==> design/flow/design.v <==
module ALU(in1,
				in2, 
				op, 
				result);
	output reg [31:0] result;
	input [31:0] in1, in2;
	input [3:0] op;  
	always @(*) begin
		case(op)
			4'b0001 : begin  
				result = in1 & in2;
			end
			4'b0010 : begin  
				result = in1 | in2;
			end
			4'b0011 : begin  
				result = in1 ^ in2;
			end
			4'b0100 : begin  
				result = in1 + in2;
			end
			4'b0101 : begin 
				result = in1 - in2;
			end
			4'b0110 : begin  
				result = in1 >> in2[4:0];
			end
			4'b0111 : begin  
				result = in1 << in2[4:0];
			end
			4'b1000 : begin  
				result = $signed(in1) >>> in2[4:0];
			end
			4'b1001 : begin  
				result = in1 <<< in2[4:0];
			end
			4'b1010 : begin  
				result = in1 + in2;
			end
			4'b1011 : begin  
				result = {31'b0, $signed(in1) < $signed(in2)};
			end
			4'b1100 : begin  
				result = {31'b0, in1 < in2};
			end
			default : begin 
				result = 32'b0;
			end
		endcase
	end
endmodule
module BCompare(input [31:0] op1, input [31:0] op2, input BrUn, output reg BEQ, output reg BLT);
	always@(*)begin
		BEQ = 1'b0;
		BLT = 1'b0;
		if(~BrUn)begin 
			if(op1 == op2) begin
				BEQ = 1'b1;
			end
			if($signed(op1) < $signed(op2)) begin
				BLT = 1'b1;
			end
		end
		else begin
			if({1'b0, op1} == {1'b0, op2}) begin
				BEQ = 1'b1;
			end
			if({1'b0,op1} < {1'b0, op2}) begin
				BLT = 1'b1;
			end
		end
	end
endmodule
module ControlUnit(IWord, PCSelect, RegWEn, ImmSel, BrUn, BEQ, BLT, BSel, ASel, ALUOP, WBSel, MemRW);
input [31:0] IWord;
input BEQ, BLT;
output reg PCSelect, RegWEn, ImmSel, BSel, ASel, WBSel, MemRW, BrUn;
output reg [3:0] ALUOP;
always@(*) begin
	PCSelect = 1'b0;
	RegWEn = 1'b0;
	ImmSel = 1'b0;
	BSel = 1'b0;
	ASel = 1'b0;
	MemRW = 1'b0;
	WBSel = 1'b1;
	BrUn = 1'b0;
	ALUOP = 4'h4;
	case(IWord[6:0])
		7'b0110011: begin  
			PCSelect = 1'b0;
			RegWEn = 1'b1;
			ImmSel = 1'b0;
			BSel = 1'b0;
			ASel = 1'b0;
			MemRW = 1'b0;
			WBSel = 1'b1;
			BrUn = 1'b0;
			case(IWord[14:12])
				3'h0 : begin
					case(IWord[30])
						 1'b0 : begin  
							ALUOP = 4'h4;
						 end
						 1'b1 : begin  
							ALUOP = 4'h5;
						end
					endcase
				end
				3'h1 : begin  
					ALUOP = 4'h7;
				end
				3'h2 : begin  
					ALUOP = 4'hb;
				end
				3'h3 : begin  
					ALUOP = 4'hc;
				end
				3'h4 : begin  
					ALUOP = 4'h3;
				end
				3'h5 : begin 
					case(IWord[30]) 
						1'b1: begin  
							ALUOP = 4'h8;
						end
						1'b0:begin  
							ALUOP = 4'h6;
						end
					endcase
				end
				3'h6 : begin  
					ALUOP = 4'h2;
				end
				3'h7 : begin  
					ALUOP = 4'h1;
				end
			endcase
		end
		7'b0010011 : begin  
			PCSelect = 1'b0;
			RegWEn = 1'b1;
			ImmSel = 1'b1;
			BSel = 1'b1;
			ASel = 1'b0;
			MemRW = 1'b0;
			WBSel = 1'b1;
			BrUn = 1'b0;
			case(IWord[14:12])
					3'h0 : begin  
							ALUOP = 4'h4;
					end
					3'h1 : begin  
						ALUOP = 4'h7;
					end
					3'h2 : begin  
						ALUOP = 4'hb;
					end
					3'h3 : begin  
						ALUOP = 4'hc;
					end
					3'h4 : begin  
						ALUOP = 4'h3;
					end
					3'h5 : begin 
						case(IWord[30])
							1'b0 : begin
								ALUOP = 4'h6;
							end
							1'b1 : begin
								ALUOP = 4'h8;
							end
						endcase
					end
					3'h6 : begin  
						ALUOP = 4'h2;
					end
					3'h7 : begin  
						ALUOP = 4'h1;
					end
			endcase
		end
		7'b0000011 : begin  
			PCSelect = 1'b0;
			RegWEn = 1'b1;
			ImmSel = 1'b1;
			BSel = 1'b1;
			ASel = 1'b0;
			ALUOP = 4'h4;
			MemRW = 1'b0;
			WBSel = 1'b0;
			BrUn = 1'b0;
		end
		7'b0100011 : begin  
			PCSelect = 1'b0;
			RegWEn = 1'b0;
			ImmSel = 1'b1;
			BSel = 1'b1;
			ASel = 1'b0;
			ALUOP = 4'h4;
			MemRW = 1'b1;
			WBSel = 1'b1;
		end
		7'b1100011 : begin  
			RegWEn = 1'b0;
			ImmSel = 1'b1;
			case(IWord[14:12]) 
				3'h0 : begin
					BrUn = 1'b0;
					PCSelect = BEQ;
				end
				3'h1 : begin
					BrUn = 1'b0;
					PCSelect = ~BEQ;
				end
				3'h4 : begin
					BrUn = 1'b0;
					PCSelect = BLT;
				end
				3'h5 : begin
					BrUn = 1'b0;
					PCSelect = BEQ | ~BLT;
				end
				3'h6 : begin
					BrUn = 1'b1;
					PCSelect = BLT;
				end
				3'h7 : begin
					BrUn = 1'b1;
					PCSelect = BEQ | ~BLT;
				end
				default:
				;
			endcase
			BSel = 1'b1;
			ASel = 1'b1;
			ALUOP = 4'h4;
			MemRW = 1'b0;
			WBSel = 1'b1;
		end
		default:
		;
	endcase
end
endmodule
module ImmExtend(input [12:0] imm, output reg [31:0] extend);
	always @(*) begin
		extend = {{19{imm[12]}}, imm};
	end
endmodule
module PC(input PCSel, input [31:0] branchVal, input clk, input reset, output reg [31:0] PCVal);
	always @(posedge clk) begin
		if(reset) begin
			PCVal <= 32'b0;
		end
		else if(PCSel) begin
			PCVal <= branchVal;
		end
		else begin
			PCVal <= PCVal + 3'b100;
		end
	end
endmodule
module RegFile(rs1, rs2, rd, din, out1, out2, clk, reset, enable, rw);
reg [31:0] steve [31:0];
integer i;
input [4:0] rd, rs1, rs2;
input clk, reset, enable, rw;
input [31:0] din;
output reg [31:0] out1, out2;
	always @(posedge clk) begin
		if (enable) begin
			if(reset) begin
				for( i = 0; i <= 31; i = i + 1 ) begin 
					steve[i] <= 32'b0;	
				end
			end
			else if(rw && rd != 5'd0) begin
				steve[rd] <= din; 
			end
		end
	end
	always @(*) begin
		out1 = 32'b0;
		out2 = 32'b0;
		if(enable) begin
			out1 = (rs1 == 5'd0) ? 32'b0 : steve[rs1];
			out2 = (rs2 == 5'd0) ? 32'b0 : steve[rs2];
		end
	end
endmodule
module Datapath(input clk,
					input reset,
					output [31:0] imem_addr,
					input [31:0] imem_rdata,
					output [31:0] dmem_addr,
					output [31:0] dmem_wdata,
					output dmem_we,
					input [31:0] dmem_rdata,
					output wb_valid,
					output [4:0] wb_rd,
					output [31:0] wb_data);
reg [31:0] WB;
wire PCSelect, RegWEn, ImmSel, BrUn, BEQ, BLT, BSel, ASel, WBSel, MemRW;
wire [3:0] ALUOP;
wire [31:0] longImm, IWord, data1Val, data2Val, result, PCVal, DmemOut;
reg [31:0] alu1, alu2;
reg [12:0] imm;
reg [4:0] rs1, rs2, rd;
assign IWord = imem_rdata;
assign imem_addr = PCVal;
RegFile regs(IWord[19:15], IWord[24:20], IWord[11:7], WB, data1Val, data2Val, clk, reset, 1'b1 , RegWEn);
BCompare compare(data1Val, data2Val, BrUn, BEQ, BLT);
ControlUnit cu(IWord, PCSelect, RegWEn, ImmSel, BrUn, BEQ, BLT, BSel, ASel, ALUOP, WBSel, MemRW);
PC pc(PCSelect, WB, clk, reset, PCVal);
ImmExtend longBoi(imm, longImm);
ALU alu(alu1, alu2, ALUOP, result);
assign dmem_addr = result;
assign dmem_wdata = data2Val;
assign dmem_we = MemRW & ~reset;
assign DmemOut = dmem_rdata;
assign wb_valid = RegWEn & (rd != 5'd0) & ~reset;
assign wb_rd = rd;
assign wb_data = WB;
	always@(*) begin
		if(ASel) begin
			alu1 = PCVal;
		end
		else begin
			alu1 = data1Val;
		end
		if(BSel) begin
			alu2 = longImm;
		end
		else begin
			alu2 = data2Val;
		end
		if(WBSel) begin
			WB = result;
		end
		else begin
			WB = DmemOut;
		end
		if(IWord[6:0] == 7'b1100011)begin  
			imm = {IWord[31], IWord[7], IWord[30:25], IWord[11:8], 1'b0};
		end
		else if(IWord[6:0] == 7'b0100011)begin  
			imm = {IWord[31], IWord[31:25], IWord[11:7]};
		end
		else begin
			imm = {IWord[31], IWord[31:20]};
		end
		rs1 = IWord[19:15];
		rs2 = IWord[24:20];
		rd = IWord[11:7];
	end
endmodule
==> design/flow/run.sh <==
#!/bin/bash
# the make line also repeats each setting of config.mk as NAME=value (left out here)
make -C /OpenROAD-flow-scripts/flow DESIGN_CONFIG=/design/flow/config.mk WORK_HOME=/design/flow/orfs CLKGATE_MAP_FILE= finish
==> design/flow/config.mk <==
export PLATFORM = sky130hd
export DESIGN_NAME = Datapath
export DESIGN_NICKNAME = Datapath
export VERILOG_FILES = /design/flow/design.v
export SDC_FILE = /design/flow/constraint.sdc
export NUM_CORES = 4
export LEC_CHECK = 0
export CAP_MARGIN = 25
export CORE_ASPECT_RATIO = 0.96
export CORE_MARGIN = 10
export CORE_UTILIZATION = 39
export CTS_CLUSTER_DIAMETER = 300
export GPL_TIMING_DRIVEN = 1
export HOLD_SLACK_MARGIN = 0.07
export MAX_ROUTING_LAYER = met4
export PLACE_DENSITY_LB_ADDON = 0.18
export SETUP_SLACK_MARGIN = 5.0
export SLEW_MARGIN = 20
export TNS_END_PERCENT = 95
==> design/flow/constraint.sdc <==
create_clock -name core_clock -period 24.8 [get_ports {clk}]
set_input_delay 4.9600 -clock core_clock [delete_from_list [all_inputs] [get_ports {clk}]]
set_output_delay 4.9600 -clock core_clock [all_outputs]
set_load 0.01 [all_outputs]
==> reports/summary.txt, run 1 <==
Power Density: 76.9 mW/mm^2
Die ar.: 0.190 mm^2
CP startpoint kind: input pin
TritonCTS Buffers: 117
Die Height: 427 um
WL met3: 34700 um
Die X: 444 um
Yosys cell types: 110
worst-margin pin slew: 1260 ps
yosys aoi share: 0.134
Final ANT Viol Nets: 0
routed length per instance: 40.5 um
GR Overflow Total: 0
Seq/Total Area, Yosys: 0.466
FFs w/ async S/R, synth: 0
Fin Clk Skew: 72.9 ps
wire length on met1: 135000 um
met2 WL: 149000 um
cts hold-fix bufs: 0
Max FO, Critical Path: 126
Gate power share: 0.353
Rows: 149
Fmax: 52.5 MHz
slowest CP cell: buf_4
root buffer cell: clkbuf_16
first-pass GRT wire length: 462000 um
Hold Path Stages: 3
GP Congestion: 1.06
global-route usage over all layers: 0.357
slowest stage delay, CP: 840 ps
Detailed Routing Iterations Pass 1: 8
htree depth: 3
Critical Setup Path Class: input pin to primary output
Max-area cell share: 0.457
CTS tree: built
Max-slew headroom: 0.156
Comb group: 2.05 mW
Cell Area, Synth: 0.0673 mm^2
Top pwr grp: sequential cells
Leak: 28.4 nW
DRT iter0 DRCs: 8311
Mux area share: 0.188
Peak VDD IR: 62.1 uV
DRC Markers: 0
RSZ-0062 raised after global routing: false
Critical path buffers and inverters: 6
setup TNS: 0 ps
Log Warnings: 101
Tmin final: 19050 ps
dominant kind of combinational cell: multiplexers
max layer used: met4
Post-Synthesis Cells: 6076
worst setup path start: imem_rdata[16]
CP endpoint: wb_data[27]
Hold Startpoint: pc.PCVal[12]
crit-path cells: buf_8, buf_12, buf_4, mux2i_1, a22oi_1, a21oi_1, or4_1, o21ai_0, ha_1, nor4_1, o21ai_0, o21ai_0, nor4b_1, a21oi_1, o211ai_1, a21oi_1, a221oi_1, o2111ai_1, o21ai_4, buf_4, inv_1, clkdlybuf4s50_1
yosys cell count: 6076
Flops after synth: 1056
Buffers on Ports: 200
fraction of power spent switching nets: 0.390
Yosys top cell by instances: edfxtp_1
P_sw: 2.27 mW
Synth Area in Adders: 0.0248
Pre-Place Util: 0.392
post-CTS setup buffers: 0
Top Family by Delay on Critical Path: AND-OR/OR-AND gates
Sequential Power: 2.05 mW
EDFF count, synth: 1024
largest net degree at the start of global routing: 127
Clock Latency Late Sink: 830 ps
Fill cells: 16000
Clock group: 1.72 mW
synth warn: 7
CP Capture Type: primary output
Max-Cap Viols: 0
fin util: 0.441
simple share: 0.129
I/O Pins: 201
clock-pin transition on the worst setup and hold timing paths: 60 ps
Final nets: 6265
Clk network pwr share: 0.295
Worst Reg-to-Reg Cells: 19
via count: 57300
yosys synthesis chip area: 0.0673 mm^2
final WL: 342000 um
Pint: 3.55 mW
Reg power frac: 0.352
Area Overhead vs Synth: 12.4%
Syn Area/Cell: 11.1 um^2
final hold viol count: 0
hold crit path type: flip-flop to flip-flop
Max clock buf depth: 3
Arr. time, crit path: 14090 ps
post-CTS resize count: 0
commonest cells in the netlist: edfxtp_1, nor2_1, mux2i_1, clkbuf_1, a21oi_1
Slew Limit Fails: 0
top cells, area: edfxtp_1, mux4_2, mux2i_1
leading area contributor after synthesis: edfxtp_1
vias per cell: 6.78
r2r setup slk: 17250 ps
Synth Area in XOR/XNOR: 0.00481
clock sink count: 1056
DP HPWL: 232000 um
hold worst-path end: pc.PCVal[12]
final worst-path cycle share: 0.768
Post-synth top flop: edfxtp_1
# setup viols final: 0
number of global-route vias before repair: 54500
initial antenna violation count: 24
core area: 0.172 mm^2
R2R Path End: regs.steve[25][30]
status: timing/DRC/antenna clean
Crit path depth: 22
Req. time, crit path: 19840 ps
R2R Path Start: regs.steve[30][0]
==> through the flow <==
stage / hold WS, ps / power (mW) / worst slack, ps / cells / area, um^2
6_report: 659 / 5.82 / 5750 / 8448 / 75700
3_3_place_gp: 635 / 4.08 / 5890 / 8203 / 71900
5_1_grt: 702 / 5.95 / 5480 / 8446 / 75700
2_1_floorplan: 532 / 3.12 / 8230 / 6107 / 67400
4_1_cts: 661 / 5.77 / 5780 / 8427 / 75600
3_5_place_dp: 648 / 4.07 / 5790 / 8208 / 71900
==> layer usage <==
metal | track usage | vias to the layer above
met3 | 0.0757 | 844
met4 | 0.201 | 0
met1 | 0.462 | 29300
met2 | 0.521 | 3918
met5 | - | -
li1 | - | 23200
==> final cells by class <==
| class | instances | area, um^2 | area share |
|---|---|---|---|
| Multi-Input combinational cell | 4287 | 33300 | 0.440 |
| Sequential cell | 1056 | 31400 | 0.415 |
| Timing Repair Buffer | 438 | 3860 | 0.0510 |
| Clock buffer | 162 | 3120 | 0.0412 |
| Tap cell | 2265 | 2830 | 0.0374 |
| Inverter | 167 | 633 | 0.00836 |
| Clock inverter | 57 | 541 | 0.00714 |
| Antenna cell | 16 | 40.0 | 0.000529 |
==> run 2: changes to the inputs <==
CAP_MARGIN = 20   (was 25)
CORE_ASPECT_RATIO = default   (was 0.96)
CORE_MARGIN = 2   (was 10)
CORE_UTILIZATION = 72   (was 39)
CTS_CLUSTER_DIAMETER = 375   (was 300)
CTS_CLUSTER_SIZE = 93   (was default)
GPL_TIMING_DRIVEN = default   (was 1)
HOLD_SLACK_MARGIN = default   (was 0.07)
MAX_ROUTING_LAYER = default   (was met4)
PLACE_DENSITY = 0.39   (was default)
PLACE_DENSITY_LB_ADDON = default   (was 0.18)
SETUP_SLACK_MARGIN = 0.99   (was 5.0)
TNS_END_PERCENT = default   (was 95)
clock period = 5.91 ns   (was 24.8 ns; I/O delays follow)
==> reports/summary.txt, run 2 <==
status: stopped before the end
Stop stage: global routing (5_1_grt)
Err: [ERROR GRT-0116] Global routing finished with congestion. Check the congestion regions in the DRC Viewer.
commonest cells in the netlist: edfxtp_1, nor2_1, mux2i_1, clkbuf_1, a21oi_1
Synth Area in XOR/XNOR: 0.00481 (unchanged)
dpl ws: -2960 ps (-8740 ps)
Rows: 112 (-25%)
htree depth: 1 (-2)
top cells, area: edfxtp_1, mux4_2, mux2i_1
Yosys top cell by instances: edfxtp_1
dominant kind of combinational cell: multiplexers
Pre-Place Util: 0.723 (+0.331)
DP HPWL: 216000 um (-6.5%)
TritonCTS Buffers: 15 (-87%)
yosys cell count: 6076 (unchanged)
EDFF count, synth: 1024 (unchanged)
Max-area cell share: 0.457 (unchanged)
GR Overflow Total: 374
FFs w/ async S/R, synth: 0 (unchanged)
Synth Area in Adders: 0.0248 (unchanged)
Flops after synth: 1056 (unchanged)
clock sink count: 1056 (unchanged)
yosys aoi share: 0.134 (unchanged)
I/O Pins: 201 (unchanged)
Post-Synthesis Cells: 6076 (unchanged)
Buffers on Ports: 200 (unchanged)
core area: 0.0930 mm^2 (-46%)
Cell Area, Synth: 0.0673 mm^2 (unchanged)
Post-synth top flop: edfxtp_1
Die X: 310 um (-30%)
yosys synthesis chip area: 0.0673 mm^2 (unchanged)
synth warn: 7 (unchanged)
Seq/Total Area, Yosys: 0.466 (unchanged)
Mux area share: 0.188 (unchanged)
Yosys cell types: 110 (unchanged)
placed cells: 8401 (+2.4%)
Max clock buf depth: 3 (unchanged)
simple share: 0.129 (unchanged)
GP Congestion: 1.42 (+34%)
leading area contributor after synthesis: edfxtp_1
Syn Area/Cell: 11.1 um^2 (unchanged)
global-route usage over all layers: 0.809
Die Height: 310 um (-27%)
Die ar.: 0.0959 mm^2 (-49%)
root buffer cell: clkbuf_16
-- run 2: metal layers --
layer | track usage | GRT overflow
met1 | 0.835 | 26
met2 | 0.939 | 146
met3 | 0.688 | 51
met4 | 0.746 | 144
met5 | 0.454 | 7
-- run 2: through the flow --
stage          area (um^2)  hold WS (ps)
2_1_floorplan        68300           532
3_3_place_gp         80700           642
3_5_place_dp         80700           651
4_1_cts              86600           684
-- run 2: repair_timing --
item / CTS
gates resized: 1056
gates cloned: 24
setup buffers: 197
pin swaps: 243
setup endpoints to repair: 1120
hold buffers: 0
==> run 3: changes to the inputs <==
CORE_ASPECT_RATIO = 0.84   (was default)
CORE_MARGIN = 3   (was 2)
CORE_UTILIZATION = 65   (was 72)
CTS_CLUSTER_DIAMETER = 51   (was 375)
CTS_CLUSTER_SIZE = default   (was 93)
GPL_TIMING_DRIVEN = 1   (was default)
HOLD_SLACK_MARGIN = -0.1   (was default)
MAX_ROUTING_LAYER = met4   (was default)
PLACE_DENSITY = default   (was 0.39)
PLACE_DENSITY_LB_ADDON = 0.01   (was default)
SETUP_SLACK_MARGIN = default   (was 0.99)
TNS_END_PERCENT = 35   (was default)
clock period = 7.7 ns   (was 5.91 ns; I/O delays follow)
==> reports/summary.txt, run 3 <==
I/O Pins: 201 (unchanged)
global-route usage over all layers: 0.888
Pre-Place Util: 0.660 (-0.0636)
Max clock buf depth: 3 (unchanged)
yosys synthesis chip area: 0.0673 mm^2 (unchanged)
Syn Area/Cell: 11.1 um^2 (unchanged)
Die ar.: 0.107 mm^2 (+12%)
placed cells: 8390 (-0.13%)
Flops after synth: 1056 (unchanged)
top cells, area: edfxtp_1, mux4_2, mux2i_1
DP Area: 0.0799 mm^2 (-0.96%)
Stop stage: global routing (5_1_grt)
Synth Area in XOR/XNOR: 0.00481 (unchanged)
Die Height: 301 um (-2.8%)
core area: 0.102 mm^2 (+9.6%)
Max-area cell share: 0.457 (unchanged)
yosys cell count: 6076 (unchanged)
Seq/Total Area, Yosys: 0.466 (unchanged)
clock sink count: 1056 (unchanged)
dominant kind of combinational cell: multiplexers
Die X: 357 um (+15%)
yosys aoi share: 0.134 (unchanged)
cts hold-fix bufs: 0 (unchanged)
synth warn: 7 (unchanged)
Yosys top cell by instances: edfxtp_1
htree depth: 3 (+2)
DP HPWL: 234000 um (+8.1%)
Buffers on Ports: 200 (unchanged)
Post-Synthesis Cells: 6076 (unchanged)
GP Congestion: 1.20 (-16%)
TritonCTS Buffers: 103 (+88)
commonest cells in the netlist: edfxtp_1, nor2_1, mux2i_1, clkbuf_1, a21oi_1
Rows: 107 (-4.5%)
status: stopped before the end
dpl ws: -2680 ps (+281 ps)
Err: [ERROR GRT-0116] Global routing finished with congestion. Check the congestion regions in the DRC Viewer.
EDFF count, synth: 1024 (unchanged)
leading area contributor after synthesis: edfxtp_1
simple share: 0.129 (unchanged)
Synth Area in Adders: 0.0248 (unchanged)
Cell Area, Synth: 0.0673 mm^2 (unchanged)
Mux area share: 0.188 (unchanged)
FFs w/ async S/R, synth: 0 (unchanged)
root buffer cell: clkbuf_16
Post-synth top flop: edfxtp_1
GR Overflow Total: 1223
Yosys cell types: 110 (unchanged)
==> run 3: timing repair <==
item / in CTS
gates resized: 905
endpoints found under the setup margin: 539
pin swaps: 227
setup buffers: 201
cloned: 18
==> run 3: metal layers <==
layer | track usage | overflow
met1 | 0.901 | 139
met2 | 0.965 | 495
met3 | 0.812 | 159
met4 | 0.820 | 430
met5 | - | -
==> run 4: changes to the inputs <==
CORE_MARGIN = 2   (was 3)
CORE_UTILIZATION = 60   (was 65)
HOLD_SLACK_MARGIN = -0.0   (was -0.1)
==> reports/summary.txt, run 4 <==
yosys synthesis chip area: 0.0673 mm^2 (unchanged)
I/O Pins: 201 (unchanged)
global-route usage over all layers: 0.767
dpl ws: -2590 ps (+85.3 ps)
Pre-Place Util: 0.606 (-0.0541)
Syn Area/Cell: 11.1 um^2 (unchanged)
leading area contributor after synthesis: edfxtp_1
Cell Area, Synth: 0.0673 mm^2 (unchanged)
Rows: 112 (+4.7%)
placed cells: 8531 (+1.7%)
Max clock buf depth: 3 (unchanged)
Yosys top cell by instances: edfxtp_1
Buffers on Ports: 200 (unchanged)
Mux area share: 0.188 (unchanged)
Err: [ERROR GRT-0116] Global routing finished with congestion. Check the congestion regions in the DRC Viewer.
status: stopped before the end
htree depth: 3 (unchanged)
GP Congestion: 1.15 (-4.2%)
top cells, area: edfxtp_1, mux4_2, mux2i_1
EDFF count, synth: 1024 (unchanged)
root buffer cell: clkbuf_16
synth warn: 7 (unchanged)
clock sink count: 1056 (unchanged)
yosys cell count: 6076 (unchanged)
simple share: 0.129 (unchanged)
DP HPWL: 242000 um (+3.6%)
Post-Synthesis Cells: 6076 (unchanged)
Die ar.: 0.115 mm^2 (+6.9%)
GR Overflow Total: 93
dominant kind of combinational cell: multiplexers
Synth Area in XOR/XNOR: 0.00481 (unchanged)
core area: 0.111 mm^2 (+8.9%)
TritonCTS Buffers: 104 (+0.97%)
Seq/Total Area, Yosys: 0.466 (unchanged)
Flops after synth: 1056 (unchanged)
Die Height: 311 um (+3.3%)
Max-area cell share: 0.457 (unchanged)
commonest cells in the netlist: edfxtp_1, nor2_1, mux2i_1, clkbuf_1, a21oi_1
DP Area: 0.0804 mm^2 (+0.54%)
Stop stage: global routing (5_1_grt)
FFs w/ async S/R, synth: 0 (unchanged)
Synth Area in Adders: 0.0248 (unchanged)
Yosys cell types: 110 (unchanged)
yosys aoi share: 0.134 (unchanged)
Post-synth top flop: edfxtp_1
Die X: 369 um (+3.5%)
-- run 4: what timing repair did --
item                                   CTS
cloned                                  16
endpoints found under the hold margin    0
hold buffers                             0
setup buffers                          199
setup endpoints to repair              172
gates resized                          813
pin swaps                              216
-- run 4: per-layer routing --
layer  global-route usage  GRT overflow
met1                0.831             4
met2                0.861            28
met3                0.627             0
met4                0.640            61
met5                    -             -
==> run 5: changes to the inputs <==
CAP_MARGIN = 0   (was 20)
CORE_ASPECT_RATIO = default   (was 0.84)
CORE_MARGIN = 5   (was 2)
CORE_UTILIZATION = 66   (was 60)
CTS_CLUSTER_DIAMETER = 268   (was 51)
CTS_CLUSTER_SIZE = 26   (was default)
GPL_TIMING_DRIVEN = 0   (was 1)
HOLD_SLACK_MARGIN = default   (was -0.0)
MAX_ROUTING_LAYER = met5   (was met4)
PLACE_DENSITY_LB_ADDON = 0.28   (was 0.01)
TNS_END_PERCENT = default   (was 35)
clock period = 9.43 ns   (was 7.7 ns; I/O delays follow)
==> reports/summary.txt, run 5 <==
Syn Area/Cell: 11.1 um^2 (unchanged)
Stop stage: global routing (5_1_grt)
Die ar.: 0.108 mm^2 (-5.6%)
Buffers on Ports: 193 (-3.5%)
htree depth: 2 (-1)
leading area contributor after synthesis: edfxtp_1
FFs w/ async S/R, synth: 0 (unchanged)
Max-area cell share: 0.457 (unchanged)
TritonCTS Buffers: 46 (-56%)
Rows: 117 (+4.5%)
commonest cells in the netlist: edfxtp_1, nor2_1, mux2i_1, clkbuf_1, a21oi_1
simple share: 0.129 (unchanged)
synth warn: 7 (unchanged)
top cells, area: edfxtp_1, mux4_2, mux2i_1
root buffer cell: clkbuf_16
I/O Pins: 201 (unchanged)
yosys synthesis chip area: 0.0673 mm^2 (unchanged)
Post-synth top flop: edfxtp_1
yosys aoi share: 0.134 (unchanged)
Flops after synth: 1056 (unchanged)
DP HPWL: 270000 um (+11%)
Yosys top cell by instances: edfxtp_1
Synth Area in Adders: 0.0248 (unchanged)
global-route usage over all layers: 0.798
Cell Area, Synth: 0.0673 mm^2 (unchanged)
EDFF count, synth: 1024 (unchanged)
GP Congestion: 1.30 (+13%)
Synth Area in XOR/XNOR: 0.00481 (unchanged)
cts hold-fix bufs: 0 (unchanged)
Die X: 329 um (-11%)
Seq/Total Area, Yosys: 0.466 (unchanged)
DP Area: 0.0724 mm^2 (-9.9%)
clock sink count: 1056 (unchanged)
dpl ws: -4910 ps (-2320 ps)
Die Height: 329 um (+5.9%)
Err: [ERROR GRT-0116] Global routing finished with congestion. Check the congestion regions in the DRC Viewer.
Post-Synthesis Cells: 6076 (unchanged)
Mux area share: 0.188 (unchanged)
placed cells: 7719 (-9.5%)
GR Overflow Total: 347
yosys cell count: 6076 (unchanged)
dominant kind of combinational cell: multiplexers
core area: 0.102 mm^2 (-8.6%)
status: stopped before the end
Max clock buf depth: 3 (unchanged)
Pre-Place Util: 0.663 (+0.0568)
Yosys cell types: 110 (unchanged)
run 5: what timing repair did:
| item | CTS |
|---|---|
| endpoints found under the setup margin | 1060 |
| pin swaps | 192 |
| gates resized | 1341 |
| buffers inserted | 310 |
| cloned | 8 |
run 5: metal layers:
metal	GRT overflow	GRT usage
met1	10	0.812
met2	195	0.896
met5	1	0.550
met3	8	0.730
met4	133	0.724
run 5: per-stage QoR:
stage	total power [mW]	utilization
after floorplan	8.24	-
after global placement	10.7	0.702
after detailed placement	10.9	0.712
after CTS	14.3	0.795
==> run 6: changes to the inputs <==
CAP_MARGIN = 20   (was 0)
CORE_MARGIN = 2   (was 5)
CORE_UTILIZATION = 72   (was 66)
CTS_CLUSTER_DIAMETER = default   (was 268)
CTS_CLUSTER_SIZE = default   (was 26)
GPL_TIMING_DRIVEN = default   (was 0)
MAX_ROUTING_LAYER = default   (was met5)
PLACE_DENSITY_LB_ADDON = 0.0   (was 0.28)
clock period = 10.5 ns   (was 9.43 ns; I/O delays follow)
==> reports/summary.txt, run 6 <==
root buffer cell: clkbuf_16
TritonCTS Buffers: 104 (+130%)
status: stopped before the end
leading area contributor after synthesis: edfxtp_1
yosys cell count: 6076 (unchanged)
Syn Area/Cell: 11.1 um^2 (unchanged)
Post-synth top flop: edfxtp_1
Yosys cell types: 110 (unchanged)
Buffers on Ports: 200 (+3.6%)
Die X: 310 um (-5.9%)
core area: 0.0930 mm^2 (-8.4%)
Yosys top cell by instances: edfxtp_1
Synth Area in XOR/XNOR: 0.00481 (unchanged)
Die Height: 310 um (-5.9%)
commonest cells in the netlist: edfxtp_1, nor2_1, mux2i_1, clkbuf_1, a21oi_1
Die ar.: 0.0959 mm^2 (-12%)
Pre-Place Util: 0.723 (+0.0608)
FFs w/ async S/R, synth: 0 (unchanged)
GP Congestion: 1.21 (-7.1%)
Mux area share: 0.188 (unchanged)
simple share: 0.129 (unchanged)
clock sink count: 1056 (unchanged)
Seq/Total Area, Yosys: 0.466 (unchanged)
I/O Pins: 201 (unchanged)
yosys synthesis chip area: 0.0673 mm^2 (unchanged)
Rows: 112 (-4.3%)
Err: [ERROR GRT-0232] Routing congestion too high. Check the congestion heatmap in the GUI.
global-route usage over all layers: 0.868
top cells, area: edfxtp_1, mux4_2, mux2i_1
Post-Synthesis Cells: 6076 (unchanged)
htree depth: 3 (+1)
Max-area cell share: 0.457 (unchanged)
dominant kind of combinational cell: multiplexers
yosys aoi share: 0.134 (unchanged)
Flops after synth: 1056 (unchanged)
Max clock buf depth: 3 (unchanged)
DP HPWL: 215000 um (-20%)
Synth Area in Adders: 0.0248 (unchanged)
Cell Area, Synth: 0.0673 mm^2 (unchanged)
GR Overflow Total: 401
EDFF count, synth: 1024 (unchanged)
Stop stage: global routing (5_1_grt)
synth warn: 7 (unchanged)
run 6: per-layer routing:
layer,track usage,overflow
met2,0.948,156
met4,0.827,157
met1,0.884,38
met5,0.603,7
met3,0.802,43
run 6: metrics by stage:
step           area (um^2)  cells  TNS (ps)  setup slack [ps]
2_1_floorplan        67400   6107         0              44.9
3_3_place_gp         73900   7552     -3120              -331
3_5_place_dp         73900   7552     -9430              -466
4_1_cts              77100   7737         0              1.72
run 6: timing repair:
item / 4_1_cts
pin swaps: 1
hold buffers: 0
resized: 22
setup buffers: 2
gates cloned: 0
endpoints found under the setup margin: 45
==> run 7: changes to the inputs <==
CORE_UTILIZATION = 60   (was 72)
HOLD_SLACK_MARGIN = 0.3   (was default)
PLACE_DENSITY_LB_ADDON = default   (was 0.0)
SETUP_SLACK_MARGIN = 2.06   (was default)
clock period = 7.67 ns   (was 10.5 ns; I/O delays follow)
==> reports/summary.txt, run 7 <==
status: stopped before the end
Stop stage: global routing (5_1_grt)
Err: [ERROR GRT-0116] Global routing finished with congestion. Check the congestion regions in the DRC Viewer.
yosys aoi share: 0.134 (unchanged)
FFs w/ async S/R, synth: 0 (unchanged)
core area: 0.111 mm^2 (+19%)
Die X: 339 um (+9.4%)
Die Height: 339 um (+9.4%)
synth warn: 7 (unchanged)
GP Congestion: 1.12 (-7.2%)
clock sink count: 1056 (unchanged)
Cell Area, Synth: 0.0673 mm^2 (unchanged)
global-route usage over all layers: 0.756
Seq/Total Area, Yosys: 0.466 (unchanged)
DP HPWL: 240000 um (+12%)
Max-area cell share: 0.457 (unchanged)
Yosys cell types: 110 (unchanged)
Rows: 122 (+8.9%)
yosys cell count: 6076 (unchanged)
EDFF count, synth: 1024 (unchanged)
Synth Area in Adders: 0.0248 (unchanged)
leading area contributor after synthesis: edfxtp_1
Pre-Place Util: 0.607 (-0.117)
I/O Pins: 201 (unchanged)
yosys synthesis chip area: 0.0673 mm^2 (unchanged)
Mux area share: 0.188 (unchanged)
TritonCTS Buffers: 104 (unchanged)
placed cells: 8547 (+13%)
GR Overflow Total: 14
Flops after synth: 1056 (unchanged)
Yosys top cell by instances: edfxtp_1
Post-synth top flop: edfxtp_1
simple share: 0.129 (unchanged)
Buffers on Ports: 200 (unchanged)
dpl ws: -2020 ps (-1550 ps)
dominant kind of combinational cell: multiplexers
Syn Area/Cell: 11.1 um^2 (unchanged)
htree depth: 3 (unchanged)
top cells, area: edfxtp_1, mux4_2, mux2i_1
Die ar.: 0.115 mm^2 (+20%)
Max clock buf depth: 3 (unchanged)
root buffer cell: clkbuf_16
commonest cells in the netlist: edfxtp_1, nor2_1, mux2i_1, clkbuf_1, a21oi_1
Post-Synthesis Cells: 6076 (unchanged)
Synth Area in XOR/XNOR: 0.00481 (unchanged)
==> run 7: what timing repair did <==
| action | in CTS |
|---|---|
| buffers inserted | 203 |
| hold buffers | 0 |
| gates resized | 989 |
| setup endpoints to repair | 1144 |
| cloned | 27 |
| pin swaps | 179 |
==> run 7: metal layers <==
metal / global-route usage / overflow
met1: 0.801 / 0
met4: 0.658 / 3
met3: 0.646 / 2
met5: 0.397 / 0
met2: 0.870 / 9
==> run 7: per-stage QoR <==
stage | TNS (ps) | total power, mW | instance area [um^2]
after global placement | -467840 | 14.3 | 80300
after floorplan | -21660 | 10.3 | 68400
after CTS | -34450 | 20.9 | 89300
after detailed placement | -553250 | 14.4 | 80300
==> run 8: changes to the inputs <==
CORE_UTILIZATION = 61   (was 60)
CTS_CLUSTER_SIZE = 58   (was default)
PLACE_DENSITY = 0.6   (was default)
SETUP_SLACK_MARGIN = 2.02   (was 2.06)
TNS_END_PERCENT = 15   (was default)
clock period = 7.78 ns   (was 7.67 ns; I/O delays follow)
==> reports/summary.txt, run 8 <==
top cells, area: edfxtp_1, mux4_2, mux2i_1
Die Height: 336 um (-0.81%)
Max clock buf depth: 3 (unchanged)
dominant kind of combinational cell: multiplexers
TritonCTS Buffers: 106 (+1.9%)
Die ar.: 0.113 mm^2 (-1.6%)
DP HPWL: 244000 um (+1.6%)
Buffers on Ports: 200 (unchanged)
yosys cell count: 6076 (unchanged)
Synth Area in Adders: 0.0248 (unchanged)
yosys synthesis chip area: 0.0673 mm^2 (unchanged)
dpl ws: -2120 ps (-104 ps)
FFs w/ async S/R, synth: 0 (unchanged)
root buffer cell: clkbuf_16
cts hold-fix bufs: 0 (unchanged)
Syn Area/Cell: 11.1 um^2 (unchanged)
GP Congestion: 1.13 (+1.0%)
Err: [ERROR GRT-0116] Global routing finished with congestion. Check the congestion regions in the DRC Viewer.
Yosys top cell by instances: edfxtp_1
Max-area cell share: 0.457 (unchanged)
GR Overflow Total: 397
global-route usage over all layers: 0.799
I/O Pins: 201 (unchanged)
EDFF count, synth: 1024 (unchanged)
clock sink count: 1056 (unchanged)
Rows: 121 (-0.82%)
status: stopped before the end
commonest cells in the netlist: edfxtp_1, nor2_1, mux2i_1, clkbuf_1, a21oi_1
Die X: 336 um (-0.81%)
yosys aoi share: 0.134 (unchanged)
simple share: 0.129 (unchanged)
leading area contributor after synthesis: edfxtp_1
Mux area share: 0.188 (unchanged)
Cell Area, Synth: 0.0673 mm^2 (unchanged)
Post-synth top flop: edfxtp_1
Synth Area in XOR/XNOR: 0.00481 (unchanged)
synth warn: 7 (unchanged)
Flops after synth: 1056 (unchanged)
Pre-Place Util: 0.617 (+0.0101)
Yosys cell types: 110 (unchanged)
core area: 0.109 mm^2 (-1.6%)
htree depth: 3 (unchanged)
Seq/Total Area, Yosys: 0.466 (unchanged)
Stop stage: global routing (5_1_grt)
Post-Synthesis Cells: 6076 (unchanged)
run 8: repair_timing:
| item | CTS |
|---|---|
| endpoints found under the hold margin | 0 |
| buffers inserted | 225 |
| cloned | 22 |
| gates resized | 1034 |
| setup endpoints to repair | 1120 |
| pin swaps | 238 |
run 8: per-layer routing:
layer	overflow	global-route usage
met1	43	0.827
met2	172	0.902
met3	37	0.711
met4	143	0.712
met5	2	0.529
run 8: metrics by stage:
step	std cells	hold slack, ps	area [um^2]	setup TNS (ps)
4_1_cts	8999	640	89500	-20670
3_5_place_dp	8559	628	80600	-406200
3_3_place_gp	8559	610	80600	-316600
2_1_floorplan	6107	532	68400	-18580
==> run 9: changes to the inputs <==
CORE_UTILIZATION = 51   (was 61)
CTS_CLUSTER_SIZE = default   (was 58)
HOLD_SLACK_MARGIN = default   (was 0.3)
SETUP_SLACK_MARGIN = default   (was 2.02)
TNS_END_PERCENT = default   (was 15)
clock period = 8.83 ns   (was 7.78 ns; I/O delays follow)
==> reports/summary.txt, run 9 <==
Top pwr grp: combinational cells
Tmin final: 8980 ps
Clock group: 4.72 mW
r2r setup slk: 2540 ps
Worst Reg-to-Reg Cells: 25
Pre-Place Util: 0.513 (-0.104)
Clock Latency Late Sink: 770 ps
# setup viols final: 12
DP HPWL: 242000 um (-0.76%)
Slew Limit Fails: 0
Crit path depth: 27
Req. time, crit path: 7060 ps
DRC Markers: 0
Critical Setup Path Class: input pin to primary output
htree depth: 3 (unchanged)
yosys cell count: 6076 (unchanged)
status: failed layout checks
Top Family by Delay on Critical Path: buffers and inverters
R2R Path End: regs.steve[8][19]
global-route usage over all layers: 0.492
Critical path buffers and inverters: 11
Synth Area in Adders: 0.0248 (unchanged)
CP startpoint kind: input pin
synth warn: 7 (unchanged)
CP endpoint: dmem_addr[29]
Max clock buf depth: 3 (unchanged)
core area: 0.131 mm^2 (+20%)
final worst-path cycle share: 1.02
FFs w/ async S/R, synth: 0 (unchanged)
yosys synthesis chip area: 0.0673 mm^2 (unchanged)
final hold viol count: 0
Hold Path Stages: 2
vias per cell: 7.02
slowest CP cell: nor4_4
Area Overhead vs Synth: 30.8%
Final ANT Viol Nets: 0
EDFF count, synth: 1024 (unchanged)
Flops after synth: 1056 (unchanged)
Post-Synthesis Cells: 6076 (unchanged)
Arr. time, crit path: 7210 ps
fraction of power spent switching nets: 0.376
CTS tree: built
Pint: 11.2 mW
GR Overflow Total: 0
initial antenna violation count: 9
top cells, area: edfxtp_1, mux4_2, mux2i_1
Max-slew headroom: 0.159
Max FO, Critical Path: 14
Yosys top cell by instances: edfxtp_1
Sequential Power: 5.76 mW
Die X: 367 um (+9.3%)
Clk network pwr share: 0.262
commonest cells in the netlist: edfxtp_1, nor2_1, mux2i_1, clkbuf_1, a21oi_1
Die Height: 367 um (+9.3%)
Synth Area in XOR/XNOR: 0.00481 (unchanged)
Max-area cell share: 0.457 (unchanged)
RSZ-0062 raised after global routing: true
R2R Path Start: regs.steve[31][8]
Log Warnings: 95
Seq/Total Area, Yosys: 0.466 (unchanged)
Gate power share: 0.419
largest net degree at the start of global routing: 98
CP Capture Type: primary output
Hold Startpoint: pc.PCVal[1]
Final Worst Setup Slack: -150 ps
hold crit path type: flip-flop to flip-flop
Fmax: 111 MHz
total power draw: 18.0 mW
P_sw: 6.78 mW
Power Density: 205 mW/mm^2
Peak VDD IR: 235 uV
Yosys cell types: 110 (unchanged)
hold worst-path end: pc.PCVal[1]
via count: 64600
worst setup path start: imem_rdata[17]
Syn Area/Cell: 11.1 um^2 (unchanged)
Final Cell Area: 0.0880 mm^2
yosys aoi share: 0.134 (unchanged)
DP Area: 0.0807 mm^2 (+0.12%)
root buffer cell: clkbuf_16
Buffers on Ports: 200 (unchanged)
cts hold-fix bufs: 0 (unchanged)
most used cell, CP: buf_4
worst-margin pin slew: 1250 ps
Cell Area, Synth: 0.0673 mm^2 (unchanged)
Mux area share: 0.188 (unchanged)
leading area contributor after synthesis: edfxtp_1
Fail Reasons: setup timing
Die ar.: 0.135 mm^2 (+19%)
I/O Pins: 201 (unchanged)
clock-pin transition on the worst setup and hold timing paths: 60 ps
clock sink count: 1056 (unchanged)
Fin Clk Skew: 76.1 ps
Reg power frac: 0.320
GP Congestion: 1.15 (+1.6%)
Leak: 35.6 nW
routed length per instance: 37.0 um
Rows: 133 (+9.9%)
number of global-route vias before repair: 61600
TritonCTS Buffers: 111 (+4.7%)
first-pass GRT wire length: 468000 um
simple share: 0.129 (unchanged)
Final nets: 7544
dpl ws: -1920 ps (+201 ps)
slowest stage delay, CP: 510 ps
Max-Cap Viols: 0
Detailed Routing Iterations Pass 1: 7
DRT iter0 DRCs: 11600
dominant kind of combinational cell: multiplexers
worst hold slack: 619 ps
final WL: 340000 um
Post-synth top flop: edfxtp_1
Comb group: 7.55 mW
setup TNS: -645 ps
[run 9: area by class of cell]
type	count	area (um^2)
Fill cell	10000	43300
Multi-Input combinational cell	4287	34900
Timing Repair Buffer	1723	15200
Tap cell	1755	2200
Sequential cell	1056	31400
Clock buffer	136	2910
Clock inverter	71	663
Inverter	167	671
Antenna cell	6	15.0
[run 9: routing by layer]
layer  routed length, um  share of wire  track usage  up-vias
li1                    -              -            -    25800
met1              122000           0.36        0.656    31600
met2              138000           0.40        0.681     5984
met3               54400           0.16        0.175     1183
met4               26300          0.077        0.305       10
met5                 328        0.00096      0.00783        -
[run 9: through the flow]
step | util | instances
after floorplan | - | 6107
after global placement | 0.615 | 8820
after detailed placement | 0.615 | 8820
after CTS | 0.662 | 9147
after global routing | 0.670 | 9196
final | 0.670 | 9201
[run 9: repair_timing]
item,in CTS,in global routing
gates cloned,13,1
buffers inserted,112,52
setup endpoints to repair,63,57
resized,435,189
pin swaps,107,121
==> run 10: changes to the inputs <==
CORE_ASPECT_RATIO = 0.96   (was default)
CORE_MARGIN = 10   (was 2)
CORE_UTILIZATION = 39   (was 51)
CTS_CLUSTER_DIAMETER = 300   (was default)
GPL_TIMING_DRIVEN = 1   (was default)
HOLD_SLACK_MARGIN = -0.0   (was default)
MAX_ROUTING_LAYER = met4   (was default)
PLACE_DENSITY = default   (was 0.6)
PLACE_DENSITY_LB_ADDON = 0.18   (was default)
SETUP_SLACK_MARGIN = -0.95   (was default)
TNS_END_PERCENT = 95   (was default)
clock period = 24.8 ns   (was 8.83 ns; I/O delays follow)
==> reports/summary.txt, run 10 <==
Synth Area in XOR/XNOR: 0.00481 (unchanged)
Final nets: 6254 (-17%)
Comb group: 2.04 mW (-73%)
final cell count without fillers: 8430 (-8.4%)
yosys synthesis chip area: 0.0673 mm^2 (unchanged)
Leak: 28.5 nW (-20%)
Worst Reg-to-Reg Cells: 19 (-24%)
clock sink count: 1056 (unchanged)
Synth Area in Adders: 0.0248 (unchanged)
Clock Latency Late Sink: 800 ps (+30 ps)
synth warn: 7 (unchanged)
DRC Markers: 0 (unchanged)
Critical path buffers and inverters: 6 (-5)
Critical Setup Path Class: input pin to primary output
hold crit path type: flip-flop to flip-flop
Seq/Total Area, Yosys: 0.466 (unchanged)
Max-area cell share: 0.457 (unchanged)
Syn Area/Cell: 11.1 um^2 (unchanged)
htree depth: 3 (unchanged)
CP endpoint: wb_data[18]
Top Family by Delay on Critical Path: AND-OR/OR-AND gates
Crit path depth: 20 (-26%)
Buffers on Ports: 200 (unchanged)
Max FO, Critical Path: 126 (+112)
Pre-Place Util: 0.392 (-0.121)
commonest cells in the netlist: edfxtp_1, nor2_1, mux2i_1, clkbuf_1, a21oi_1
final WL: 342000 um (+0.46%)
cts hold-fix bufs: 0 (unchanged)
# setup viols final: 0 (-12)
Gate power share: 0.348 (-0.071)
slowest stage delay, CP: 1050 ps (+540 ps)
Final ANT Viol Nets: 0 (unchanged)
Die ar.: 0.190 mm^2 (+41%)
clock-pin transition on the worst setup and hold timing paths: 60 ps (about the same)
dominant kind of combinational cell: multiplexers
Clock group: 1.79 mW (-62%)
global-route usage over all layers: 0.357 (-0.135)
Clk network pwr share: 0.304 (+0.042)
EDFF count, synth: 1024 (unchanged)
Cell Area, Synth: 0.0673 mm^2 (unchanged)
status: timing/DRC/antenna clean
Die X: 444 um (+21%)
post-CTS setup buffers: 0 (-100%)
Die Height: 427 um (+16%)
CP Capture Type: primary output
hold worst-path end: pc.PCVal[12]
top cells, area: edfxtp_1, mux4_2, mux2i_1
first-pass GRT wire length: 462000 um (-1.4%)
initial antenna violation count: 16 (+7)
Max-slew headroom: 0.0665 (-0.0921)
CP startpoint kind: input pin
Hold Path Stages: 3 (+1)
core area: 0.172 mm^2 (+31%)
post-CTS resize count: 0 (-100%)
Yosys cell types: 110 (unchanged)
yosys aoi share: 0.134 (unchanged)
final hold viol count: 0 (unchanged)
worst setup path start: imem_rdata[16]
fraction of power spent switching nets: 0.386 (+0.0101)
slowest CP cell: a311oi_1
Arr. time, crit path: 14460 ps (+7250 ps)
Fin Clk Skew: 48.3 ps (-27.8 ps)
P_sw: 2.27 mW (-67%)
Peak VDD IR: 65.4 uV (-72%)
Max-Cap Viols: 0 (unchanged)
largest net degree at the start of global routing: 127 (+30%)
R2R Path End: regs.steve[1][18]
Fmax: 51.5 MHz
Yosys top cell by instances: edfxtp_1
routed length per instance: 40.6 um (+9.6%)
Log Warnings: 101 (+6.3%)
GR Overflow Total: 0 (unchanged)
number of global-route vias before repair: 54600 (-11%)
Area Overhead vs Synth: 12.5%
via count: 57500 (-11%)
R2R Path Start: regs.steve[26][0]
Reg power frac: 0.349 (+0.029)
Pint: 3.61 mW (-68%)
Rows: 149 (+12%)
root buffer cell: clkbuf_16
final worst-path cycle share: 0.783 (-0.234)
Top pwr grp: sequential cells
Tmin final: 19420 ps
setup TNS: 0 ps (+645 ps)
r2r setup slk: 16810 ps (+14270 ps)
Post-Synthesis Cells: 6076 (unchanged)
Post-synth top flop: edfxtp_1
TritonCTS Buffers: 115 (+3.6%)
Detailed Routing Iterations Pass 1: 9 (+2)
CTS tree: built
simple share: 0.129 (unchanged)
leading area contributor after synthesis: edfxtp_1
yosys cell count: 6076 (unchanged)
worst-margin pin slew: 1390 ps (+140 ps)
Max clock buf depth: 3 (unchanged)
vias per cell: 6.82 (-2.8%)
DP HPWL: 231000 um (-4.5%)
placed cells: 8204 (-7.0%)
DRT iter0 DRCs: 8341 (-28%)
FFs w/ async S/R, synth: 0 (unchanged)
Hold Startpoint: pc.PCVal[12]
Power Density: 77.6 mW/mm^2 (-62%)
Flops after synth: 1056 (unchanged)
Req. time, crit path: 19840 ps (+12780 ps)
crit-path cells: buf_8, buf_12, buf_4, mux2i_1, a22oi_1, a21oi_1, or4_1, o21ai_0, ha_1, or4_1, a31oi_1, o31ai_1, a21oi_1, mux2_2, a311oi_1, o211ai_1, o32ai_4, buf_4, inv_2, clkdlybuf4s50_1
GP Congestion: 1.06 (-7.8%)
Slew Limit Fails: 0 (unchanged)
RSZ-0062 raised after global routing: false
Sequential Power: 2.05 mW (-64%)
Mux area share: 0.188 (unchanged)
I/O Pins: 201 (unchanged)
run 10: routing by layer:
layer  vias to the layer above  routed length (um)  global-route usage
met3                       912               35000              0.0745
met5                         -                   0                   -
li1                      23200                   -                   -
met2                      4015              148000               0.525
met4                         0               23700               0.194
met1                     29400              135000               0.460
run 10: layout make-up:
cell class              instances  area, um^2
inverters                     167         633
flip-flops and latches       1056       31400
clock buffers                 141        3000
well taps                    2265        2830
repair buffers                429        3770
fillers                     16100       95900
diodes                         10        25.0
clock inverters                75         825
multi-input cells            4287       33300
run 10: through the flow:
stage,power [mW],utilization,cell area (um^2),hold slack [ps],setup slack (ps)
2_1_floorplan,3.12,-,67400,532,8230
3_3_place_gp,4.08,0.419,71900,635,5890
3_5_place_dp,4.07,0.419,71900,650,5760
4_1_cts,5.84,0.441,75700,662,5760
5_1_grt,6.02,0.441,75700,698,5380
6_report,5.88,0.441,75800,669,5380
==> run 11: changes to the inputs <==
CORE_ASPECT_RATIO = 0.84   (was 0.96)
CORE_MARGIN = 2   (was 10)
CORE_UTILIZATION = 56   (was 39)
CTS_CLUSTER_DIAMETER = 51   (was 300)
PLACE_DENSITY = 0.61   (was default)
PLACE_DENSITY_LB_ADDON = default   (was 0.18)
SETUP_SLACK_MARGIN = default   (was -0.95)
TNS_END_PERCENT = 35   (was 95)
clock period = 8.86 ns   (was 24.8 ns; I/O delays follow)
==> reports/summary.txt, run 11 <==
Reg power frac: 0.330 (-0.019)
core area: 0.119 mm^2 (-31%)
Slew Limit Fails: 0 (unchanged)
worst setup path start: imem_rdata[20]
RSZ-0062 raised after global routing: true
Max clock buf depth: 3 (unchanged)
Clock Latency Late Sink: 780 ps (-20 ps)
final hold viol count: 0 (unchanged)
htree depth: 3 (unchanged)
Gate power share: 0.393 (+0.045)
dpl ws: -1760 ps (-7520 ps)
first-pass GRT wire length: 450000 um (-2.6%)
worst hold slack: 601 ps (-68.3 ps)
status: failed layout checks
CP Capture Type: primary output
P_sw: 6.48 mW (+190%)
Post-synth top flop: edfxtp_1
GR Util met1: 0.698 (+0.238)
simple share: 0.129 (unchanged)
Max-Cap Viols: 0 (unchanged)
Area Overhead vs Synth: 25.7%
leading area contributor after synthesis: edfxtp_1
FFs w/ async S/R, synth: 0 (unchanged)
Die ar.: 0.123 mm^2 (-35%)
initial antenna violation count: 17 (+1)
Power Density: 206 mW/mm^2 (+170%)
Req. time, crit path: 7090 ps (-12750 ps)
fraction of power spent switching nets: 0.372 (-0.0142)
met3 global-route usage: 0.192 (+0.117)
DRT iter0 DRCs: 12600 (+51%)
Post-Synthesis Cells: 6076 (unchanged)
Final ANT Viol Nets: 0 (unchanged)
clock sink count: 1056 (unchanged)
DP HPWL: 227000 um (-1.7%)
Top Family by Delay on Critical Path: buffers and inverters
Final Worst Setup Slack: -552 ps (-5930 ps)
via count: 64700 (+13%)
Clock group: 4.83 mW (+170%)
GP Congestion: 1.14 (+7.1%)
Arr. time, crit path: 7640 ps (-6820 ps)
CTS tree: built
Die X: 382 um (-14%)
r2r setup slk: 2640 ps (-14170 ps)
# setup viols final: 47 (+47)
Detailed Routing Iterations Pass 1: 9 (unchanged)
Max FO, Critical Path: 13 (-90%)
root buffer cell: clkbuf_16
Leak: 34.0 nW (+19%)
R2R Path End: regs.steve[17][31]
Crit path depth: 28 (+40%)
I/O Pins: 201 (unchanged)
Fail Reasons: setup timing
Peak VDD IR: 417 uV (+540%)
DRC Markers: 0 (unchanged)
Final nets: 7273 (+16%)
largest net degree at the start of global routing: 83 (-35%)
GR Overflow Total: 0 (unchanged)
Top pwr grp: combinational cells
Synth Area in XOR/XNOR: 0.00481 (unchanged)
R2R Path Start: regs.steve[19][20]
Log Warnings: 97 (-4.0%)
final worst-path cycle share: 1.06 (+0.279)
Max-area cell share: 0.457 (unchanged)
hold crit path type: flip-flop to flip-flop
global-route usage over all layers: 0.531 (+0.174)
Hold Startpoint: pc.PCVal[1]
Sequential Power: 5.75 mW (+180%)
Die Height: 322 um (-25%)
EDFF count, synth: 1024 (unchanged)
Pint: 10.9 mW (+200%)
Cell Area, Synth: 0.0673 mm^2 (unchanged)
commonest cells in the netlist: edfxtp_1, nor2_1, mux2i_1, clkbuf_1, a21oi_1
clock-pin transition on the worst setup and hold timing paths: 70 ps (about the same)
CP startpoint kind: input pin
Yosys cell types: 110 (unchanged)
slowest CP cell: o41ai_4
top cells, area: edfxtp_1, mux4_2, mux2i_1
yosys aoi share: 0.134 (unchanged)
final WL: 323000 um (-5.4%)
Clk network pwr share: 0.277 (-0.027)
GRT Max-Usage Layer: met2
Hold Path Stages: 2 (-1)
number of global-route vias before repair: 61400 (+13%)
TritonCTS Buffers: 107 (-7.0%)
most used cell, CP: buf_4
Critical path buffers and inverters: 13 (+7)
Fmax: 106 MHz
final cell count without fillers: 8770 (+4.0%)
fin util: 0.710 (+0.269)
Pre-Place Util: 0.565 (+0.173)
slowest stage delay, CP: 640 ps (-410 ps)
grt met2 use: 0.708 (+0.183)
yosys synthesis chip area: 0.0673 mm^2 (unchanged)
vias per cell: 7.38 (+8.2%)
placed cells: 8494 (+3.5%)
hold worst-path end: pc.PCVal[1]
Syn Area/Cell: 11.1 um^2 (unchanged)
yosys cell count: 6076 (unchanged)
CP endpoint: wb_data[31]
Worst Reg-to-Reg Cells: 24 (+5)
Max-slew headroom: 0.192 (+0.125)
worst-margin pin slew: 1210 ps (-178 ps)
Mux area share: 0.188 (unchanged)
Seq/Total Area, Yosys: 0.466 (unchanged)
dominant kind of combinational cell: multiplexers
Synth Area in Adders: 0.0248 (unchanged)
Critical Setup Path Class: input pin to primary output
Flops after synth: 1056 (unchanged)
Yosys top cell by instances: edfxtp_1
Buffers on Ports: 200 (unchanged)
total power draw: 17.4 mW (+200%)
Comb group: 6.84 mW (+240%)
routed length per instance: 36.9 um (-9.1%)
Rows: 116 (-22%)
Fin Clk Skew: 52.9 ps (+4.61 ps)
synth warn: 7 (unchanged)
Tmin final: 9410 ps
-- run 11: layout make-up --
class,count,area [um^2]
inverters,167,636
well taps,1593,1990
multi-input cells,4287,34100
clock inverters,69,873
diodes,11,27.5
repair buffers,1456,12700
fillers,8312,34600
flip-flops and latches,1056,31400
clock buffers,131,2790
-- run 11: timing repair --
action	4_1_cts	5_1_grt
gates resized	221	59
setup buffers	49	10
cloned	4	1
setup endpoints to repair	63	57
pin swaps	75	24
hold endpoints to repair	0	0
hold buffers	0	0
-- run 11: stage by stage --
| step | area, um^2 | setup TNS (ps) |
|---|---|---|
| after floorplan | 68000 | -310 |
| after global placement | 79300 | -74110 |
| after detailed placement | 79300 | -76960 |
| after CTS | 84200 | -5500 |
| after global routing | 84600 | -13480 |
| final | 84600 | -9130 |
-- run 11: per-layer routing --
metal  vias to the layer above  share of wire
li1                      25300              -
met1                     31000           0.35
met2                      6993           0.40
met3                      1484           0.18
met4                         0          0.076
met5                         -              0
==> run 12: changes to the inputs <==
CORE_ASPECT_RATIO = default   (was 0.84)
CORE_UTILIZATION = 43   (was 56)
CTS_CLUSTER_DIAMETER = default   (was 51)
GPL_TIMING_DRIVEN = default   (was 1)
HOLD_SLACK_MARGIN = default   (was -0.0)
MAX_ROUTING_LAYER = default   (was met4)
PLACE_DENSITY = 0.6   (was 0.61)
TNS_END_PERCENT = default   (was 35)
clock period = 8.0 ns   (was 8.86 ns; I/O delays follow)
==> reports/summary.txt, run 12 <==
worst-margin pin slew: 1210 ps (-4.58 ps)
global-route usage over all layers: 0.435 (-0.0962)
CP endpoint: pc.PCVal[0]
leading area contributor after synthesis: edfxtp_1
Pint: 12.8 mW (+17%)
yosys aoi share: 0.134 (unchanged)
Rows: 145 (+25%)
Fin Clk Skew: 63.7 ps (+10.8 ps)
slowest stage delay, CP: 600 ps (-40 ps)
via count: 64800 (+0.13%)
FFs w/ async S/R, synth: 0 (unchanged)
DRC Markers: 0 (unchanged)
final worst-path cycle share: 1.09 (+0.0246)
Mux area share: 0.188 (unchanged)
Max clock buf depth: 3 (unchanged)
CP startpoint kind: input pin
yosys cell count: 6076 (unchanged)
Power Density: 226 mW/mm^2 (+9.9%)
final hold viol count: 0 (unchanged)
core area: 0.156 mm^2 (+31%)
Post-synth top flop: edfxtp_1
Max FO, Critical Path: 7 (-6)
Slew Limit Fails: 0 (unchanged)
RSZ-0062 raised after global routing: true
fin util: 0.588 (-0.122)
simple share: 0.129 (unchanged)
Clock Latency Late Sink: 780 ps (about the same)
GR Overflow Total: 0 (unchanged)
status: failed layout checks
Flops after synth: 1056 (unchanged)
comb. cell area: 0.0363 mm^2 (+6.3%)
Syn Area/Cell: 11.1 um^2 (unchanged)
Gate power share: 0.455 (+0.062)
Area Overhead vs Synth: 36.1%
Hold Path Stages: 2 (unchanged)
Die Height: 400 um (+24%)
Final nets: 7723 (+6.2%)
Tmin final: 8700 ps
root buffer cell: clkbuf_16
Die X: 400 um (+4.5%)
Arr. time, crit path: 9350 ps (+1710 ps)
Synth Area in XOR/XNOR: 0.00481 (unchanged)
hold worst-path end: pc.PCVal[1]
# setup viols final: 49 (+4.3%)
Max-Cap Viols: 0 (unchanged)
Clock group: 4.94 mW (+2%)
top cells, area: edfxtp_1, mux4_2, mux2i_1
R2R Path End: pc.PCVal[0]
Crit path depth: 46 (+64%)
clock sink count: 1056 (unchanged)
Detailed Routing Iterations Pass 1: 7 (-2)
fraction of power spent switching nets: 0.384 (+0.0118)
number of global-route vias before repair: 62600 (+1.8%)
initial antenna violation count: 9 (-8)
r2r setup slk: 170 ps (-2470 ps)
R2R Path Start: regs.steve[29][0]
clock-pin transition on the worst setup and hold timing paths: 50 ps (-20 ps)
dominant kind of combinational cell: multiplexers
Synth Area in Adders: 0.0248 (unchanged)
Pre-Place Util: 0.432 (-0.133)
synth warn: 7 (unchanged)
setup TNS: -17220 ps (-8100 ps)
Req. time, crit path: 8650 ps (+1560 ps)
Clk network pwr share: 0.238 (-0.039)
Worst Reg-to-Reg Cells: 46 (+92%)
final cell count without fillers: 9672 (+10%)
Top pwr grp: combinational cells
Fill cells: 12900 (+55%)
Buffers on Ports: 200 (unchanged)
DRT iter0 DRCs: 10100 (-20%)
Reg power frac: 0.306 (-0.024)
Yosys top cell by instances: edfxtp_1
CTS tree: built
Seq/Total Area, Yosys: 0.466 (unchanged)
yosys synthesis chip area: 0.0673 mm^2 (unchanged)
GP Congestion: 1.15 (+1.5%)
TritonCTS Buffers: 107 (unchanged)
dpl ws: -2050 ps (-289 ps)
first-pass GRT wire length: 484000 um (+7.5%)
Fmax: 115 MHz
Post-Synthesis Cells: 6076 (unchanged)
most used cell, CP: buf_4
largest net degree at the start of global routing: 74 (-11%)
Max-area cell share: 0.457 (unchanged)
EDFF count, synth: 1024 (unchanged)
Hold Startpoint: pc.PCVal[1]
Leak: 36.9 nW (+8.8%)
Cell Area, Synth: 0.0673 mm^2 (unchanged)
worst setup path start: imem_rdata[20]
Top Family by Delay on Critical Path: buffers and inverters
Final Worst Setup Slack: -695 ps (-143 ps)
Yosys cell types: 110 (unchanged)
routed length per instance: 36.7 um (-0.57%)
Fail Reasons: setup timing
CP Capture Type: flip-flop
slowest CP cell: mux4_2
hold crit path type: flip-flop to flip-flop
P_sw: 7.96 mW (+23%)
Die ar.: 0.160 mm^2 (+30%)
final WL: 355000 um (+9.7%)
Sequential Power: 6.35 mW (+10%)
Max-slew headroom: 0.195 (+0.00305)
vias per cell: 6.70 (-9.2%)
htree depth: 3 (unchanged)
commonest cells in the netlist: edfxtp_1, nor2_1, mux2i_1, clkbuf_1, a21oi_1
Final ANT Viol Nets: 0 (unchanged)
Log Warnings: 95 (-2.1%)
I/O Pins: 201 (unchanged)
Critical path buffers and inverters: 31 (+18)
Critical Setup Path Class: input pin to flip-flop
DP HPWL: 248000 um (+9.0%)
Peak VDD IR: 223 uV (-46%)
Comb group: 9.44 mW (+38%)
placed cells: 9133 (+7.5%)
Reg area: 0.0314 mm^2 (unchanged)
[run 12: layer usage]
layer  vias to the layer above  GRT usage  part of all wire  wire length, um
li1                      26200          -                 -                -
met1                     32100      0.537              0.35           124000
met2                      5138      0.630              0.42           149000
met3                      1354      0.126              0.13            45400
met4                        10      0.358              0.10            36300
met5                         -          0           0.00017               61
[run 12: through the flow]
stage | cell area [um^2] | total power, mW | hold WS (ps)
after floorplan | 68200 | 9.87 | 532
after global placement | 81300 | 14.2 | 617
after detailed placement | 81400 | 14.2 | 616
after CTS | 90000 | 20.0 | 625
after global routing | 91600 | 21.1 | 659
final | 91600 | 20.7 | 653
[run 12: area by class of cell]
type                       instances  area share
multi-input combinational       4287       0.396
sequential                      1056       0.343
timing repair buffer            1906       0.189
clock buffer                     135      0.0306
tap                             2058      0.0281
inverter                         167     0.00765
clock inverter                    59     0.00564
antenna                            4    0.000109
[run 12: what timing repair did]
action	4_1_cts	5_1_grt
gates cloned	14	5
gates resized	842	299
endpoints found under the hold margin	0	0
hold buffers	0	0
endpoints found under the setup margin	64	98
setup buffers	285	88
pin swaps	229	196
No activity file was given, so power comes from the tool's default toggle rates.
